the reference run:
==> flow/design.v <==
`timescale 1ns / 1ps
module complex_multiplier#(parameter INPUT_DATA_WIDTH = 16)
    (
        input  wire                                    i_clk,
        input  wire                                    i_rst,
        input  wire signed [INPUT_DATA_WIDTH-1:0]      i_real_h,
        input  wire signed [INPUT_DATA_WIDTH-1:0]      i_imag_h,
        input  wire signed [INPUT_DATA_WIDTH-1:0]      i_real_y,
        input  wire signed [INPUT_DATA_WIDTH-1:0]      i_imag_y,
        output reg  signed [INPUT_DATA_WIDTH*2:0]      o_real,
        output reg  signed [INPUT_DATA_WIDTH*2:0]      o_imag
    );
    reg signed [INPUT_DATA_WIDTH*2-1:0] ac;
    reg signed [INPUT_DATA_WIDTH*2-1:0] ad;
    reg signed [INPUT_DATA_WIDTH*2-1:0] cb;
    reg signed [INPUT_DATA_WIDTH*2-1:0] bd;
    always@(posedge i_clk) begin
        if(i_rst)begin
            o_real <= 0;
            o_imag <= 0;
            ac     <= 0;
            ad     <= 0;
            cb     <= 0;
            bd     <= 0;
        end         
        else begin
            ac <= i_real_h * i_real_y;
            ad <= i_real_h * i_imag_y;
            cb <= i_real_y * i_imag_h;
            bd <= i_imag_h * i_imag_y;
            o_real <= ac - bd;
            o_imag <= ad + cb;
        end
    end
endmodule
clock: 8.47 ns
lec_check: 0
abc_area: 0
cap_margin: 15
core_margin: 3
core_utilization: 67
cts_cluster_diameter: 44
cts_cluster_size: 55
gpl_routability_driven: 1
min_routing_layer: met2
setup_slack_margin: 0.5
slew_margin: 40
tns_end_percent: 90
run.sh (not shown) runs the stock make flow with config.mk's settings and CLKGATE_MAP_FILE=.
The reference run went all the way through synthesis, placement and routing and the layout is clean on timing, DRC and antenna.
The inputs of the trial run differ from those of the reference run as listed below.
==> flow/config.mk <==
export PLATFORM = sky130hd
export DESIGN_NAME = complex_multiplier
export DESIGN_NICKNAME = complex_multiplier
export VERILOG_FILES = /design/flow/design.v
export SDC_FILE = /design/flow/constraint.sdc
export NUM_CORES = 4
export LEC_CHECK = 0
export ABC_AREA = 1
export CAP_MARGIN = 20
export CORE_MARGIN = 2
export CORE_UTILIZATION = 72
export SLEW_MARGIN = 20
==> flow/constraint.sdc <==
create_clock -name core_clock -period 10.9 [get_ports {i_clk}]
set_input_delay 2.1800 -clock core_clock [delete_from_list [all_inputs] [get_ports {i_clk}]]
set_output_delay 2.1800 -clock core_clock [all_outputs]
set_load 0.01 [all_outputs]
## What came out
The trial run against the reference run: worst setup slack went up; area of the die went up.
NOTE first-iteration DRC count the reference run->the trial run decreased by more than a quarter
[compare] base=the reference run new=the trial run: worst hold slack picked up an extra 0.0051 ns, total wire length picked up an extra 23,000 µm, source-to-sink clock delay at the later pin of the worst-skew pair lost 0.03 ns.

Starts from the design.v that is shown in full above.
Settings: LEC_CHECK=0, CAP_MARGIN=20, CORE_MARGIN=10, CORE_UTILIZATION=53, CTS_CLUSTER_DIAMETER=336, CTS_CLUSTER_SIZE=100, SLEW_MARGIN=20, TNS_END_PERCENT=5; clock period 10.0 ns.
The starting point passed the timing, design-rule and antenna checks.
Edit:
- CORE_MARGIN: 10 -> 2
- CORE_UTILIZATION: 53 -> 40
- CTS_CLUSTER_DIAMETER: 336 -> unset
- CTS_CLUSTER_SIZE: 100 -> unset
- TNS_END_PERCENT: 5 -> unset
- clock period: 10.0 -> 5.42 ns (I/O delays scaled with it)
=>
- This time the run reached the layout checks and failed them: setup timing
- register-to-register slack gets worse by 5200 ps
- non-clock buffer count came out higher by 888
- clock-buffer cell count is unchanged
- global-route usage came out lower by 0.69 points
- worst setup slack gets worse by 2200 ps
- clock skew barely changes
- critical path depth does not change
- flip-flop count is unchanged
- via count came out higher by about 12%
- final area came out higher by 27%
Edit:
- CORE_UTILIZATION: 40 -> 72
- HOLD_SLACK_MARGIN: unset -> -0.08
- MAX_ROUTING_LAYER: unset -> met4
- clock period: 5.42 -> 6.67 ns (I/O delays scaled with it)
- This time the run stopped in 5_1_grt on ODB-0269
- synthesized cell count does not change
- die size fell by 44%
- area after synthesis stays the same
Edit:
- CORE_UTILIZATION: 72 -> 42
- HOLD_SLACK_MARGIN: -0.08 -> unset
- MAX_ROUTING_LAYER: met4 -> unset
- clock period: 6.67 -> 9.0 ns (I/O delays scaled with it)
This time the run completed with no timing, DRC or antenna violations.
Synthesized area does not change.
Die area grows by about 70%.
Synthesized cell count does not change.
Edit:
- CORE_UTILIZATION: 42 -> 61
- CTS_CLUSTER_DIAMETER: unset -> 336
- CTS_CLUSTER_SIZE: unset -> 100
- clock period: 9.0 -> 10.0 ns (I/O delays scaled with it)
The new run finished clean.
Final cell count fell by 7.5%.
Final area decreases by 2.4%.
Core utilization increases by 20 points.
Routed wire length went down by 7.2%.
Worst setup slack improved by 210 ps.
Via count shrinks by 0.42%.
